==> flow/design.v (excerpt) <==
module ALU_Top #(parameter width = 16 ,
                   Arith_width = width + width ,
                   Logic_width = width,	
                   CMP_width   = width,
                   Shift_width = width)(
input wire [width-1:0] A,
input wire [width-1:0] B,
input wire CLK,
input wire RST,
input wire [3:0] ALU_FUN,
output wire [Arith_width-1:0]  Arith_OUT,
output wire                    Carry_OUT,
output wire                    Arith_Flag,
output wire [Logic_width-1:0]  Logic_OUT,  
output wire                    Logic_Flag,
output wire [CMP_width-1:0]    CMP_OUT,    
output wire                    CMP_Flag,
output wire [Shift_width-1:0]  Shift_OUT,
output wire                    Shift_Flag
);
Settings: LEC_CHECK=0, CAP_MARGIN=20, CORE_ASPECT_RATIO=0.5, CORE_MARGIN=2, CORE_UTILIZATION=40, CTS_CLUSTER_DIAMETER=382, CTS_CLUSTER_SIZE=23, SLEW_MARGIN=20; clock period 95.0 ns.
run.sh (not shown) runs the stock make flow with config.mk's settings and CLKGATE_MAP_FILE=.
Change:
Settings changed: CORE_ASPECT_RATIO 0.5 to unset, CTS_CLUSTER_DIAMETER 382 to unset, CTS_CLUSTER_SIZE 23 to 49, TNS_END_PERCENT set to 50.
Outcome:
- The new run completed without violations
- hold slack improved by 0.16 ns
- utilization came out higher by 3.2 points
- die area stays flat
Change:
Settings changed: CORE_ASPECT_RATIO set to 0.5, CORE_UTILIZATION 40 to 50, CTS_CLUSTER_DIAMETER set to 339, CTS_CLUSTER_SIZE 49 to 100, PLACE_DENSITY set to 0.81, TNS_END_PERCENT 50 to 10.
After rerunning: Sequential share of layout area is higher by 0.23 points; critical path depth came out lower by 17; cell count decreases by 8.3%; area after synthesis does not change.
Change:
Settings changed: CORE_ASPECT_RATIO 0.5 to unset, CORE_UTILIZATION 50 to 40, CTS_CLUSTER_DIAMETER 339 to unset, CTS_CLUSTER_SIZE 100 to unset, PLACE_DENSITY 0.81 to unset, TNS_END_PERCENT 10 to unset.
Result: Core utilization came out lower by 8.3 points. Clock skew is unchanged.

* * *

Starting RTL as in the previous note.
make LEC_CHECK=0 ABC_AREA=1 CAP_MARGIN=25 CELL_PAD_IN_SITES_DETAIL_PLACEMENT=0 CORE_ASPECT_RATIO=0.81 CORE_MARGIN=2 CORE_UTILIZATION=58 GPL_TIMING_DRIVEN=1 HOLD_SLACK_MARGIN=0.29 SLEW_MARGIN=20 TNS_END_PERCENT=50 finish   # period 70.9 ns
The baseline never finished: it broke off in 5_1_grt, error GRT-0232.
Then changed:
- CAP_MARGIN: 25 -> 20
- CELL_PAD_IN_SITES_DETAIL_PLACEMENT: 0 -> default
- CORE_ASPECT_RATIO: 0.81 -> default
- CORE_UTILIZATION: 58 -> 72
- GPL_TIMING_DRIVEN: 1 -> default
- HOLD_SLACK_MARGIN: 0.29 -> default
- TNS_END_PERCENT: 50 -> 5
- clock period: 70.9 -> 41.7 ns (I/O delays scaled with it)
Outcome: Now the flow did not get past 3_5_place_dp on DPL-0033. Die size went down by 19%. Synthesized area does not change. Synthesized cell count is unchanged.
Then changed:
- ABC_AREA: 1 -> default
- CORE_UTILIZATION: 72 -> 53
- TNS_END_PERCENT: 5 -> default
- clock period: 41.7 -> 76.9 ns (I/O delays scaled with it)
After rerunning:
- The changed run finished but failed the layout checks on max-capacitance violations, max-slew violations, negative setup slack
- die size grows by 40%
- synthesized cell count decreases by 10%
- synthesized area grows by 3.4%

* * *

## lagoon
ALU_Top again, from the RTL that the note above started with.
==> flow/design.v (excerpt) <==
module ALU_Top #(parameter width = 16 ,
                   Arith_width = width + width ,
                   Logic_width = width,	
                   CMP_width   = width,
                   Shift_width = width)(
input wire [width-1:0] A,
input wire [width-1:0] B,
input wire CLK,
input wire RST,
input wire [3:0] ALU_FUN,
output wire [Arith_width-1:0]  Arith_OUT,
output wire                    Carry_OUT,
output wire                    Arith_Flag,
output wire [Logic_width-1:0]  Logic_OUT,  
output wire                    Logic_Flag,
output wire [CMP_width-1:0]    CMP_OUT,    
output wire                    CMP_Flag,
output wire [Shift_width-1:0]  Shift_OUT,
output wire                    Shift_Flag
);
Settings: LEC_CHECK=0, ABC_AREA=1, CAP_MARGIN=0, CELL_PAD_IN_SITES_DETAIL_PLACEMENT=0, CORE_ASPECT_RATIO=0.81, CORE_MARGIN=2, CORE_UTILIZATION=71, CTS_CLUSTER_DIAMETER=359, CTS_CLUSTER_SIZE=85, GPL_TIMING_DRIVEN=1, MAX_ROUTING_LAYER=met4, PLACE_DENSITY=0.63, SLEW_MARGIN=20, TNS_END_PERCENT=45; clock period 154.0 ns.
lagoon: full flow OK, the timing, design-rule and antenna checks passed
Modified inputs, quartz compared to lagoon
Settings: putting PLACE_DENSITY_LB_ADDON at 0.08 where nothing was set; clearing CTS_CLUSTER_SIZE, which used to be 85; clearing ABC_AREA, which used to be 1; swapping 359 for 388 in CTS_CLUSTER_DIAMETER; swapping 0.81 for 0.83 in CORE_ASPECT_RATIO; swapping 71 for 18 in CORE_UTILIZATION; putting MIN_ROUTING_LAYER at met2 where nothing was set; clearing MAX_ROUTING_LAYER, which used to be met4; clearing PLACE_DENSITY, which used to be 0.63; swapping 45 for 75 in TNS_END_PERCENT; swapping 0 for 1 in CELL_PAD_IN_SITES_DETAIL_PLACEMENT.
### Flow results
lagoon → quartz: relative area change from synthesis to final layout up 9.0 points; delay of the slowest cell on the worst path rose 0.07 ns; final standard cell utilization of the core moved down; diode insertion count for antenna repair increased 9.
The count of cell instances traversed by the critical path of quartz is lower than that of lagoon.
quartz ends up with a logic share of the area that is 0.60 points higher than in lagoon.
quartz vs lagoon, post-synth design cell area went up by about 3.4%.
Going from lagoon to quartz, layout multi-input combinational cell count grew slightly.
lagoon -> quartz: number of cells on the worst hold path delta 0, exact match
Input-level comparison between onyx and quartz:
Settings: swapping 1 for 0 in CELL_PAD_IN_SITES_DETAIL_PLACEMENT; putting PLACE_DENSITY at 0.64 where nothing was set; swapping 0.83 for 0.81 in CORE_ASPECT_RATIO; swapping 388 for 359 in CTS_CLUSTER_DIAMETER; putting MAX_ROUTING_LAYER at met4 where nothing was set; clearing PLACE_DENSITY_LB_ADDON, which used to be 0.08; swapping 18 for 72 in CORE_UTILIZATION; putting ABC_AREA at 1 where nothing was set; swapping 75 for 45 in TNS_END_PERCENT; clearing MIN_ROUTING_LAYER, which used to be met2; putting CTS_CLUSTER_SIZE at 85 where nothing was set.
Notes after the runs:
onyx drops fewer vias than quartz.
onyx vs quartz: fmax up by a little under 10%
Comparing onyx and quartz, the higher multi-input gate count was measured on quartz.
The slowest cell on the critical path comes out sky130_fd_sc_hd__inv_1 in one run and sky130_fd_sc_hd__o31ai_1 in the other, namely in onyx and quartz respectively.
What willow does differently from onyx at the input level:
Settings: MAX_ROUTING_LAYER removed (was met4); ABC_AREA removed (was 1); CORE_ASPECT_RATIO changed from 0.81 to 0.5; SLEW_MARGIN changed from 20 to 5; CORE_UTILIZATION changed from 72 to 23; TNS_END_PERCENT changed from 45 to 15; CTS_CLUSTER_DIAMETER changed from 359 to 339; CTS_CLUSTER_SIZE changed from 85 to 100; PLACE_DENSITY changed from 0.64 to 0.67.
--- outcome ---
willow finished all stages; the layout is clean.
Looking at synthesized area, willow sits above onyx.
Compared with onyx, willow shows die span in y higher by about 40%.
Horizontal die size was higher in the run labelled willow.
Summary: with onyx as the reference, non-clock buffer count in the final layout in willow moved up by more than 10%.
Inputs modified between willow and nickel:
Settings: MIN_ROUTING_LAYER newly set to met2; TNS_END_PERCENT changed from 15 to 75; CELL_PAD_IN_SITES_DETAIL_PLACEMENT changed from 0 to 1; CTS_CLUSTER_DIAMETER changed from 339 to 388; SLEW_MARGIN changed from 5 to 40; PLACE_DENSITY_LB_ADDON newly set to 0.08; CTS_CLUSTER_SIZE changed from 100 to 99; CORE_ASPECT_RATIO changed from 0.5 to 1.35; CORE_UTILIZATION changed from 23 to 18; PLACE_DENSITY removed (was 0.67).
==> results <==
[nickel vs willow] starting utilization of the core area: lower in nickel
The global placement routability congestion of nickel falls short of that of willow by about 2.7%.
nickel vs willow — fmax dropped by a few percent
Relative to willow, the final cell area reported for nickel is higher.
Going from willow to nickel, global-route wire length before repair up 99000 um, register-to-register slack saw a decrease, wire length on met2 picked up an extra about 80%.
